Setup of run A:
Design CPU, start of the top module:
module CPU (
    input clk, 
    input reset, 
    output [15:0] pc, 
    input [15:0] instr, 
    output [15:0] alu_out, 
    output mem_read, 
    output mem_write, 
    input [15:0] mem_data
);
Size: roughly 350 flip-flops, ~68 I/O pins, about 18000 sq um of cells after synthesis.
clock: 2.36 ns
lec_check: 0
abc_area: 1
cap_margin: 15
core_aspect_ratio: 1.35
core_margin: 2
core_utilization: 71
place_density_lb_addon: 0.27
slew_margin: 20
tns_end_percent: 85
run.sh (not shown) runs the stock make flow with config.mk's settings and CLKGATE_MAP_FILE=.
[flow] run A | stages: complete | final checks: fail | reason: negative setup slack
#### Input delta (run B over run A)
# run A
export LEC_CHECK = 0
export ABC_AREA = 1
export CAP_MARGIN = 15
export CORE_ASPECT_RATIO = 1.35
export CORE_MARGIN = 2
export CORE_UTILIZATION = 71
export PLACE_DENSITY_LB_ADDON = 0.27
export SLEW_MARGIN = 20
export TNS_END_PERCENT = 85
create_clock -name core_clock -period 2.36 [get_ports {clk}]
# run B
export LEC_CHECK = 0
export CAP_MARGIN = 20
export CORE_MARGIN = 2
export CORE_UTILIZATION = 64
export SETUP_SLACK_MARGIN = -0.26
export SLEW_MARGIN = 20
create_clock -name core_clock -period 2.58 [get_ports {clk}]
Results
- Capturing instance or port of the critical path: ex_mem_alu_result[13] -> run A, ex_mem_alu_result[15] -> run B
- Run B finished all stages; however, its layout fails the closing checks, the failures being negative setup slack.
- As far as first-pass iteration count of the detailed router goes, run A and run B are indistinguishable; the numbers are identical.
- [compare] base=run A new=run B: multi-input gate count decreased 23%, setup slack after layout decreased 320 ps.
- Higher total power goes to run A over run B.
- Slew of the pin with the lowest slew margin: run B vs run A up 360 ps
- Of run B and run A, the run reporting the higher leakage power summed over all cells was run A.
> inputs changed (run B -> run C)
# run B
export LEC_CHECK = 0
export CAP_MARGIN = 20
export CORE_MARGIN = 2
export CORE_UTILIZATION = 64
export SETUP_SLACK_MARGIN = -0.26
export SLEW_MARGIN = 20
create_clock -name core_clock -period 2.58 [get_ports {clk}]
# run C
export LEC_CHECK = 0
export CAP_MARGIN = 20
export CORE_MARGIN = 2
export CORE_UTILIZATION = 40
export MAX_ROUTING_LAYER = met4
export MIN_ROUTING_LAYER = met2
export PLACE_DENSITY = 0.36
export SLEW_MARGIN = 20
create_clock -name core_clock -period 2.81 [get_ports {clk}]
## What came out
- The flow completed for run C, but it is not clean: the layout still shows negative setup slack.
- met2 as the layer with the highest usage after global routing was reported by run B, and met3 by run C.
- Run C against run B: area after detailed placement up about 1.7%; wire length up about 20%; worst setup slack up 350 ps.
- Synthesis area per yosys of run B is on par with run C.
- The highest metal layer used by the detailed router comes out met5 in one run and met4 in the other, namely in run B and run C respectively.
- Compared with run B, run C shows cell count that has gone up by a little under 10%.
- Changes observed in run C relative to run B: number of nets in the finished design went up by about 0.46%, netlist area before placement essentially unchanged, logic share of the area now sits lower.
- Diff run B -> run C | non-clock buffer count | increase of 7
- Clock network power share: run C > run B
- In the metrics for run C and run B, the one carrying the lower area growth from synthesis to final layout is run B.
[inputs] run D vs run C
# run C
export LEC_CHECK = 0
export CAP_MARGIN = 20
export CORE_MARGIN = 2
export CORE_UTILIZATION = 40
export MAX_ROUTING_LAYER = met4
export MIN_ROUTING_LAYER = met2
export PLACE_DENSITY = 0.36
export SLEW_MARGIN = 20
create_clock -name core_clock -period 2.81 [get_ports {clk}]
# run D
export LEC_CHECK = 0
export ABC_AREA = 1
export CAP_MARGIN = 20
export CORE_MARGIN = 2
export CORE_UTILIZATION = 72
export PLACE_DENSITY_LB_ADDON = 0.27
export SETUP_SLACK_MARGIN = 0.49
export SLEW_MARGIN = 20
create_clock -name core_clock -period 3.35 [get_ports {clk}]
==> results <==
Of run C and run D, only run D finishes the flow clean. Finished, but not clean: run C, with negative setup slack. Master of the slowest instance on the critical path = sky130_fd_sc_hd__or3_4: run C; master of the slowest instance on the critical path = sky130_fd_sc_hd__dfrtp_1: run D. Tap cell count in run D vs run C: down 270. The run showing the greater die extent in x is run C. Comparing run C against run D, there is no change at all in maximum buffer depth of the clock tree.


Starting RTL as in the previous note.
==> flow/config.mk <==
export PLATFORM = sky130hd
export DESIGN_NAME = CPU
export DESIGN_NICKNAME = CPU
export VERILOG_FILES = /design/flow/design.v
export SDC_FILE = /design/flow/constraint.sdc
export NUM_CORES = 4
export LEC_CHECK = 0
export ABC_AREA = 1
export CAP_MARGIN = 20
export CORE_MARGIN = 2
export CORE_UTILIZATION = 68
export SETUP_SLACK_MARGIN = -0.01
export SLEW_MARGIN = 20
==> flow/constraint.sdc <==
create_clock -name core_clock -period 1.79 [get_ports {clk}]
set_input_delay 0.3580 -clock core_clock [delete_from_list [all_inputs] [get_ports {clk}]]
set_output_delay 0.3580 -clock core_clock [all_outputs]
set_load 0.01 [all_outputs]
The first run ended with an error in global routing (5_1_grt).
==> next run, changes <==
- ABC_AREA: 1 -> default
- CORE_UTILIZATION: 68 -> 66
- SETUP_SLACK_MARGIN: -0.01 -> 0.51
- clock period: 1.79 -> 3.35 ns (I/O delays scaled with it)
With this change the flow finished clean.
Die area goes up by 2.4%.
Synthesized area drops by 0.55%.
Synthesized cell count decreases by 22%.
==> next run, changes <==
- CORE_UTILIZATION: 66 -> 64
- SETUP_SLACK_MARGIN: 0.51 -> 0.68
- clock period: 3.35 -> 2.58 ns (I/O delays scaled with it)
What happened: The new run ended with an error in global routing (5_1_grt); area after synthesis is unchanged; die size went up by 3.0%; synthesized cell count stays the same.
==> next run, changes <==
- CORE_ASPECT_RATIO: default -> 0.53
- CORE_UTILIZATION: 64 -> 71
- MAX_ROUTING_LAYER: default -> met4
- SETUP_SLACK_MARGIN: 0.68 -> 1.5
- clock period: 2.58 -> 3.12 ns (I/O delays scaled with it)
Result: The changed run died in global routing (5_1_grt), error GRT-0116. Die area shrinks by 9.4%. Synthesized area stays the same. Synthesized cell count does not change.
==> next run, changes <==
- ABC_AREA: default -> 1
- CORE_ASPECT_RATIO: 0.53 -> default
- CORE_UTILIZATION: 71 -> 72
- CTS_CLUSTER_DIAMETER: default -> 400
- MAX_ROUTING_LAYER: met4 -> default
- SETUP_SLACK_MARGIN: 1.5 -> default
- clock period: 3.12 -> 2.74 ns (I/O delays scaled with it)
Outcome: Now the flow reached the layout checks and failed them: setup timing; die area decreases by 1.1%; synthesized area increases by 0.55%; synthesized cell count increases by 28%.
No activity file was given, so power comes from the tool's default toggle rates.
